Setup of run A:
// amber_mul
module amber_mul (
input                       i_clk,
input                       i_rst,           
input                       i_start,
input                       i_accumulate,    
input       [31:0]          i_a,             
input       [31:0]          i_b,             
input       [31:0]          i_c,             
output                      o_ready,
output                      o_done,
output      [31:0]          o_result,
output      [1:0]           o_flags          
);
reg         busy;
reg         acc_q;
reg  [31:0] a_q;
reg  [31:0] c_q;
reg         done_d1;
reg         done_d2;
reg         done_d3;
wire        mult_done;
wire        take;
wire [31:0] mult_a;
wire [1:0]  mult_function;
assign take          = i_start && !busy;
assign o_ready       = !busy;
assign mult_a        = done_d2 ? c_q : a_q;
assign mult_function = busy ? { acc_q, 1'd0 } : { i_accumulate, take };
always @ ( posedge i_clk )
    if ( take )
        begin
        acc_q <= i_accumulate;
        a_q   <= i_a;
        c_q   <= i_c;
        end
always @ ( posedge i_clk )
    if ( i_rst )
        begin
        busy    <= 1'd0;
        done_d1 <= 1'd0;
        done_d2 <= 1'd0;
        done_d3 <= 1'd0;
        end
    else
        begin
        busy    <= take ? 1'd1 : ( o_done ? 1'd0 : busy );
        done_d1 <= mult_done;
        done_d2 <= done_d1;
        done_d3 <= done_d2 && acc_q;
        end
assign o_done = busy && ( acc_q ? done_d3 : done_d2 );
a23_multiply u_multiply (
    .i_clk          ( i_clk          ),
    .i_rst          ( i_rst          ),
    .i_fetch_stall  ( 1'd0           ),
    .i_a_in         ( mult_a         ),
    .i_b_in         ( i_b            ),
    .i_function     ( mult_function  ),
    .i_execute      ( 1'd1           ),
    .o_out          ( o_result       ),
    .o_flags        ( o_flags        ),
    .o_done         ( mult_done      )
);
endmodule
==> flow/config.mk <==
export PLATFORM = sky130hd
export DESIGN_NAME = amber_mul
export DESIGN_NICKNAME = amber_mul
export VERILOG_FILES = /design/flow/design.v
export SDC_FILE = /design/flow/constraint.sdc
export NUM_CORES = 4
export LEC_CHECK = 0
export ABC_AREA = 0
export CAP_MARGIN = 20
export CORE_ASPECT_RATIO = 0.5
export CORE_MARGIN = 2
export CORE_UTILIZATION = 72
export CTS_CLUSTER_DIAMETER = 397
export CTS_CLUSTER_SIZE = 99
export PLACE_DENSITY = 0.6
export SETUP_SLACK_MARGIN = 0.34
export SLEW_MARGIN = 20
==> flow/constraint.sdc <==
create_clock -name core_clock -period 1.34 [get_ports {i_clk}]
set_input_delay 0.2680 -clock core_clock [delete_from_list [all_inputs] [get_ports {i_clk}]]
set_output_delay 0.2680 -clock core_clock [all_outputs]
set_load 0.01 [all_outputs]
run.sh (not shown) runs the stock make flow with config.mk's settings and CLKGATE_MAP_FILE=.
Run A got as far as detailed placement (3_5_place_dp), where a tool error ended the run.
Inputs modified between run A and run B:
Settings: clearing CORE_ASPECT_RATIO, which used to be 0.5; swapping 0 for 1 in ABC_AREA; swapping 1.34 for 1.41 in the clock period (ns, I/O delays scaled along).
==> comparison <==
FAIL run B @ detailed placement (3_5_place_dp): tool exited with error. Taking run A as the reference point, the placer's final routability congestion estimate of run B rises by about 10%. Against run A as the reference, run B delivers a lower share of synthesized area occupied by flip-flops and latches. Run A -> run B: number of standard-cell rows in the floorplan increased by more than half. Per the comparison of run B with run A, share of the core filled by cells before placement down 1.1 points; number of distinct standard cells referenced by the synthesized netlist down 23; fraction of synthesized area in multiplexers down 4.1 points; core region area up 10%. | mapped cell area | higher: run B |. Run B against run A: post-synthesis average cell area now sits lower, post-synthesis compound-gate area fraction shows a reduction of 6.8 points, die area climbed 1200 um2.
Changes in run C relative to run B:
Settings: SETUP_SLACK_MARGIN: 0.34 -> 0.14; ABC_AREA: 1 -> 0; the clock period (ns, I/O delays scaled along): 1.41 -> 1.34.
==> results <==
As for a clean layout from run C and run B, there is none. Seen in the log of run B: DPL-0038 during detailed placement (3_5_place_dp), after which the run never completed. Stage in which a tool error killed run C: detailed placement (3_5_place_dp). Run C vs. run B: multiplexer share of the synthesized area grew by 4.1 points, chip width down about 4%, number of unique standard cell types used by synthesis now larger, post-synthesis instance area down 7.8%. In run C relative to run B, synthesized cell count had gone down by more than a quarter.
The inputs of run D differ from those of run C as listed below.
Settings: PLACE_DENSITY changed from 0.6 to 0.66; ABC_AREA removed (was 0); CTS_CLUSTER_DIAMETER removed (was 397); CTS_CLUSTER_SIZE changed from 99 to 33; SETUP_SLACK_MARGIN removed (was 0.14); the clock period (ns, I/O delays scaled along) changed from 1.34 to 4.07.
Findings:
Run D: DPL-0033 in clock tree synthesis (4_1_cts) -> run aborted
Run D vs. run C: routability congestion estimate level; count of library flops with an enable pin level; XOR/XNOR share of the synthesized area level; die outline area level.
Comparing run C against run D, there is no change at all in total standard cell area after synthesis.
Diff run C..run D | summed standard-cell area reported by yosys | unchanged
| number of unique standard cell types used by synthesis | run D vs run C | ≈ equal |
Reported for run C and run D, proportion of synthesized flip-flops having asynchronous set or reset turned out identical to the last digit.
[inputs] run E vs run D
Settings: CTS_CLUSTER_SIZE removed (was 33); PLACE_DENSITY removed (was 0.66); CORE_UTILIZATION changed from 72 to 60; the clock period (ns, I/O delays scaled along) changed from 4.07 to 2.71.
Findings:
Comparing run D and run E, the lower worst slack after detailed placement is on run E.
Reported for run D and run E, post-synthesis sequential element count turned out identical to the last digit.
Diff run D -> run E | detailed placer's ending HPWL | up by a few percent
Die size: run E exceeds run D
Comparing number of cells in the design after placement for run D and run E, the smaller number came from run D.
Taking run D over run E, the global placer's final weighted congestion ratio works out to 1.09.
The area after detailed placement of run E exceeds that of run D by about 13%.
Of run D and run E, not a single run came through the flow clean.
Although it ran to completion, run E produced a layout that fails the final checks because of setup timing.
Synthesized area per cell came out exactly the same in run D and run E.

## run 1
The RTL this note starts from:
==> flow/design.v <==
module a23_multiply (
input                       i_clk,
input                       i_rst,           
input                       i_fetch_stall,
input       [31:0]          i_a_in,          
input       [31:0]          i_b_in,          
input       [1:0]           i_function,
input                       i_execute,
output      [31:0]          o_out,
output      [1:0]           o_flags,         
output reg                  o_done           
);
wire        enable;
wire        accumulate;
wire [33:0] multiplier;
wire [33:0] multiplier_bar;
wire [33:0] sum;
wire [33:0] sum34_b;
reg  [5:0]  count;
reg  [5:0]  count_nxt;
reg  [67:0] product;
reg  [67:0] product_nxt;
reg  [1:0]  flags_nxt;
wire [32:0] sum_acc1;            
assign enable         = i_function[0];
assign accumulate     = i_function[1];
assign multiplier     =  { 2'd0, i_a_in} ;
assign multiplier_bar = ~{ 2'd0, i_a_in} + 34'd1 ;
assign sum34_b        =  product[1:0] == 2'b01 ? multiplier     :
                         product[1:0] == 2'b10 ? multiplier_bar :
                                                 34'd0          ;
    assign sum =  product[67:34] + sum34_b;
    assign sum_acc1 = {1'd0, product[32:1]} + {1'd0, i_a_in};
always @*
    begin
    count_nxt           = count;
    product_nxt         = product;
    flags_nxt   = { product[32], product[32:1] == 32'd0 }; 
    if ( count == 6'd0 )
        product_nxt = {33'd0, 1'd0, i_b_in, 1'd0 } ;
    else if ( count <= 6'd33 )
        product_nxt = { sum[33], sum, product[33:1]} ;
    else if ( count == 6'd34 && accumulate )
        begin
        product_nxt         = { product[64:33], sum_acc1[31:0], 1'd0};  
        end
    if (count == 6'd0)   
        count_nxt   = enable ? 6'd1 : 6'd0;
    else if ((count == 6'd34 && !accumulate) ||   
             (count == 6'd35 &&  accumulate)  )   
        count_nxt   = 6'd0;
    else
        count_nxt   = count + 1'd1;
    end
always @ ( posedge i_clk )
    if ( i_rst )
        begin
        count           <= 6'd0;
        o_done          <= 1'd0;
        end
    else if ( !i_fetch_stall )
        begin
        count           <= i_execute ? count_nxt          : count;           
        product         <= i_execute ? product_nxt        : product;        
        o_done          <= i_execute ? count == 6'd31     : o_done;          
        end
assign o_out   = product[32:1]; 
assign o_flags = flags_nxt;
endmodule
module amber_mul (
input                       i_clk,
input                       i_rst,           
input                       i_start,
input                       i_accumulate,    
input       [31:0]          i_a,             
input       [31:0]          i_b,             
input       [31:0]          i_c,             
output                      o_ready,
output                      o_done,
output      [31:0]          o_result,
output      [1:0]           o_flags          
);
reg         busy;
reg         acc_q;
reg  [31:0] a_q;
reg  [31:0] c_q;
reg         done_d1;
reg         done_d2;
reg         done_d3;
wire        mult_done;
wire        take;
wire [31:0] mult_a;
wire [1:0]  mult_function;
assign take          = i_start && !busy;
assign o_ready       = !busy;
assign mult_a        = done_d2 ? c_q : a_q;
assign mult_function = busy ? { acc_q, 1'd0 } : { i_accumulate, take };
always @ ( posedge i_clk )
    if ( take )
        begin
        acc_q <= i_accumulate;
        a_q   <= i_a;
        c_q   <= i_c;
        end
always @ ( posedge i_clk )
    if ( i_rst )
        begin
        busy    <= 1'd0;
        done_d1 <= 1'd0;
        done_d2 <= 1'd0;
        done_d3 <= 1'd0;
        end
    else
        begin
        busy    <= take ? 1'd1 : ( o_done ? 1'd0 : busy );
        done_d1 <= mult_done;
        done_d2 <= done_d1;
        done_d3 <= done_d2 && acc_q;
        end
assign o_done = busy && ( acc_q ? done_d3 : done_d2 );
a23_multiply u_multiply (
    .i_clk          ( i_clk          ),
    .i_rst          ( i_rst          ),
    .i_fetch_stall  ( 1'd0           ),
    .i_a_in         ( mult_a         ),
    .i_b_in         ( i_b            ),
    .i_function     ( mult_function  ),
    .i_execute      ( 1'd1           ),
    .o_out          ( o_result       ),
    .o_flags        ( o_flags        ),
    .o_done         ( mult_done      )
);
endmodule
Settings: LEC_CHECK=0, ABC_AREA=1, CAP_MARGIN=20, CORE_MARGIN=2, CORE_UTILIZATION=68, CTS_CLUSTER_DIAMETER=376, CTS_CLUSTER_SIZE=96, PLACE_DENSITY=0.6, SLEW_MARGIN=20; clock period 3.78 ns.
No crash in run 1: every stage finished, but the layout fails its final checks due to negative setup slack.
Edits applied to the flow inputs when going from run 1 to run 2:
# run 1
export LEC_CHECK = 0
export ABC_AREA = 1
export CAP_MARGIN = 20
export CORE_MARGIN = 2
export CORE_UTILIZATION = 68
export CTS_CLUSTER_DIAMETER = 376
export CTS_CLUSTER_SIZE = 96
export PLACE_DENSITY = 0.6
export SLEW_MARGIN = 20
create_clock -name core_clock -period 3.78 [get_ports {i_clk}]
# run 2
export LEC_CHECK = 0
export CAP_MARGIN = 20
export CORE_MARGIN = 2
export CORE_UTILIZATION = 71
export PLACE_DENSITY = 0.81
export SLEW_MARGIN = 20
create_clock -name core_clock -period 4.59 [get_ports {i_clk}]
==> comparison <==
- Not one of run 1 and run 2 finished clean.
- Finished, but not clean: run 1, with negative setup slack.
- Taking run 2 over run 1, the number of global-route vias before repair ratio works out to 0.79.
- Going from run 1 to run 2, the worst-margin pin slew was found to have gone up by 0.29 ns.
- Run comparison: run 2 group with the largest share of power registers; run 1 group with the largest share of power combinational logic
- Going from run 1 to run 2, sequential cell area share +1.7 points; met2 demand-to-capacity share in global routing -1.2 points.
- Run comparison: run 2 timing endpoint of the critical path u_multiply.product[66]; run 1 timing endpoint of the critical path u_multiply.product[59]
- Post-synthesis share of cell area spent on and, or, nand and nor gates: run 2 vs run 1 down 16 points
- Relative to run 1, combined global-route utilization of all metal layers has decreased by 2.3 points in run 2.
## Diff of input files: run 3 against run 2
# run 2
export LEC_CHECK = 0
export CAP_MARGIN = 20
export CORE_MARGIN = 2
export CORE_UTILIZATION = 71
export PLACE_DENSITY = 0.81
export SLEW_MARGIN = 20
create_clock -name core_clock -period 4.59 [get_ports {i_clk}]
# run 3
export LEC_CHECK = 0
export CAP_MARGIN = 20
export CORE_MARGIN = 2
export CORE_UTILIZATION = 40
export PLACE_DENSITY = 0.6
export SLEW_MARGIN = 20
create_clock -name core_clock -period 5.0 [get_ports {i_clk}]
Findings:
- From run 2 to run 3 the numbers moved as follows: slack of the critical path picked up an extra 0.42 ns, total routed wirelength now sits lower, xor and xnor fraction of the mapped netlist area now sits at about the same level, number of cells in the finished layout apart from fillers increased by 7.8% relative to the old numbers, achievable clock frequency held steady.
- Run 2 -> run 3: first-pass GRT wire length decreased by more than 10%
- Looking at number of well taps, run 3 sits 83% above run 2.
- In the tables for run 2 and run 3, minimum period implied by the final worst setup slack reads lower with run 3.
- Sort run 2 and run 3 by sequential share of layout area, ascending, and run 2 comes first.
- Both conditions hold for run 3: the flow ran to the end and the final layout passed the timing, design-rule and antenna checks.
- Clock network contribution to total cell area essentially unchanged between run 3 and run 2.
Edits applied to the flow inputs when going from run 3 to run 4:
# run 3
export LEC_CHECK = 0
export CAP_MARGIN = 20
export CORE_MARGIN = 2
export CORE_UTILIZATION = 40
export PLACE_DENSITY = 0.6
export SLEW_MARGIN = 20
create_clock -name core_clock -period 5.0 [get_ports {i_clk}]
# run 4
export LEC_CHECK = 0
export CAP_MARGIN = 20
export CORE_ASPECT_RATIO = 0.5
export CORE_MARGIN = 2
export CORE_UTILIZATION = 40
export CTS_CLUSTER_DIAMETER = 364
export CTS_CLUSTER_SIZE = 91
export PLACE_DENSITY = 0.35
export SLEW_MARGIN = 20
export TNS_END_PERCENT = 20
create_clock -name core_clock -period 5.0 [get_ports {i_clk}]
==> results <==
- In the tables for run 3 and run 4, total power draw reads higher with run 3.
- The die size was comparable across run 3 and run 4.
- Relative to run 3, required time of the worst setup path has gone up in run 4.
- As far as clock tree buffer depth goes, run 3 and run 4 are indistinguishable; the numbers are identical.
- From run 3 to run 4 the numbers moved as follows: total detailed-routing wirelength climbed about 11%, signed area change from the synthesized netlist to the final layout has increased, worst setup margin saw a decrease.
- After synthesis and placement, the instance count of run 4 is above that of run 3.
- Per the comparison of run 4 with run 3, overall global routing resource usage saw an increase; placed wire-length estimate after detailed placement rose about 14%.

RTL: the design.v shown in full above, as it stands there.
clock: 5.0 ns
lec_check: 0
cap_margin: 20
core_aspect_ratio: 0.5
core_margin: 7
core_utilization: 56
cts_cluster_diameter: 318
cts_cluster_size: 49
place_density: 0.35
slew_margin: 20
The baseline ran to the end with no violations.
Then changed:
--- a/flow/config.mk
+++ b/flow/config.mk
@@ -8,0 +9 @@
+export CELL_PAD_IN_SITES_GLOBAL_PLACEMENT = 3
@@ -11 +12 @@
-export CORE_UTILIZATION = 56
+export CORE_UTILIZATION = 40
- The changed run finished clean
- total power is higher by 1.9%
- clock power is higher by about 5%
- sequential power is about the same
- clock-buffer cell count is higher by 2
- core utilization is lower by 20 points
- fmax is higher by 1.3%
- cell area is higher by 2.3%
- sequential share of layout area is lower by 0.75 points
- register-to-register slack is better by 0.06 ns
- worst setup slack is better by 0.062 ns
Then changed:
--- a/flow/config.mk
+++ b/flow/config.mk
@@ -9 +8,0 @@
-export CELL_PAD_IN_SITES_GLOBAL_PLACEMENT = 3
@@ -12,3 +11,4 @@
-export CORE_UTILIZATION = 40
-export CTS_CLUSTER_DIAMETER = 318
-export CTS_CLUSTER_SIZE = 49
+export CORE_UTILIZATION = 55
+export CTS_CLUSTER_DIAMETER = 364
+export CTS_CLUSTER_SIZE = 91
+export GPL_ROUTABILITY_DRIVEN = 0
@@ -16,0 +17 @@
+export TNS_END_PERCENT = 20
What happened: Power went down by a few percent. Global-route usage went up by 4.0 points. Maximum frequency went down slightly. Synthesized area does not change. Sequential power is about the same. Count of clock-buffer cells in the layout went down by 1. Clock skew barely changes. First-iteration DRC count went up by a quarter to a third. Wire length went down by a little under a tenth. Worst hold slack improved by 0.014 ns.
Then changed:
==> flow/config.mk (replaced) <==
export PLATFORM = sky130hd
export DESIGN_NAME = amber_mul
export DESIGN_NICKNAME = amber_mul
export VERILOG_FILES = /design/flow/design.v
export SDC_FILE = /design/flow/constraint.sdc
export NUM_CORES = 4
export LEC_CHECK = 0
export CAP_MARGIN = 20
export CELL_PAD_IN_SITES_GLOBAL_PLACEMENT = 3
export CORE_ASPECT_RATIO = 1.31
export CORE_MARGIN = 7
export CORE_UTILIZATION = 40
export CTS_CLUSTER_DIAMETER = 318
export CTS_CLUSTER_SIZE = 49
export PLACE_DENSITY = 0.36
export SLEW_MARGIN = 20
export TNS_END_PERCENT = 40
Outcome:
- utilization falls by 19 points
- total power came out higher by 4.3%
- non-clock buffer count grows by 10
- design area is higher by 2.1%
Then changed:
==> flow/config.mk (replaced) <==
export PLATFORM = sky130hd
export DESIGN_NAME = amber_mul
export DESIGN_NICKNAME = amber_mul
export VERILOG_FILES = /design/flow/design.v
export SDC_FILE = /design/flow/constraint.sdc
export NUM_CORES = 4
export LEC_CHECK = 0
export CAP_MARGIN = 20
export CORE_MARGIN = 2
export CORE_UTILIZATION = 40
export GPL_TIMING_DRIVEN = 0
export PLACE_DENSITY_LB_ADDON = 0.23
export SETUP_SLACK_MARGIN = 0.35
export SLEW_MARGIN = 20
The new run finished but failed the layout checks on setup timing; power went down slightly; non-clock buffer count went up by 68; hold slack is better by 0.013 ns; die size went down by roughly a tenth; design area went up by a few percent; clock-buffer cell count went up by 8; cell count went up by a few percent; utilization went up by 2.8 points; worst setup slack is worse by 0.34 ns; maximum frequency went down by a few percent.
Then changed:
--- a/flow/config.mk
+++ b/flow/config.mk
@@ -8 +8 @@
-export CAP_MARGIN = 20
+export CAP_MARGIN = 5
@@ -11,3 +11,2 @@
-export GPL_TIMING_DRIVEN = 0
-export PLACE_DENSITY_LB_ADDON = 0.23
-export SETUP_SLACK_MARGIN = 0.35
+export GPL_ROUTABILITY_DRIVEN = 0
+export MAX_ROUTING_LAYER = met4
Result: The changed run went through all stages and came out clean; critical path depth is lower by 7; clock skew is lower by 0.0034 ns; cell count is lower by a few percent; wire length is lower by a little under a tenth; setup slack improves by 0.35 ns; non-clock buffer count is lower by 78; via count is lower by a few percent; clock power is lower by a few percent.
Power is estimated from default activity; no workload was simulated.
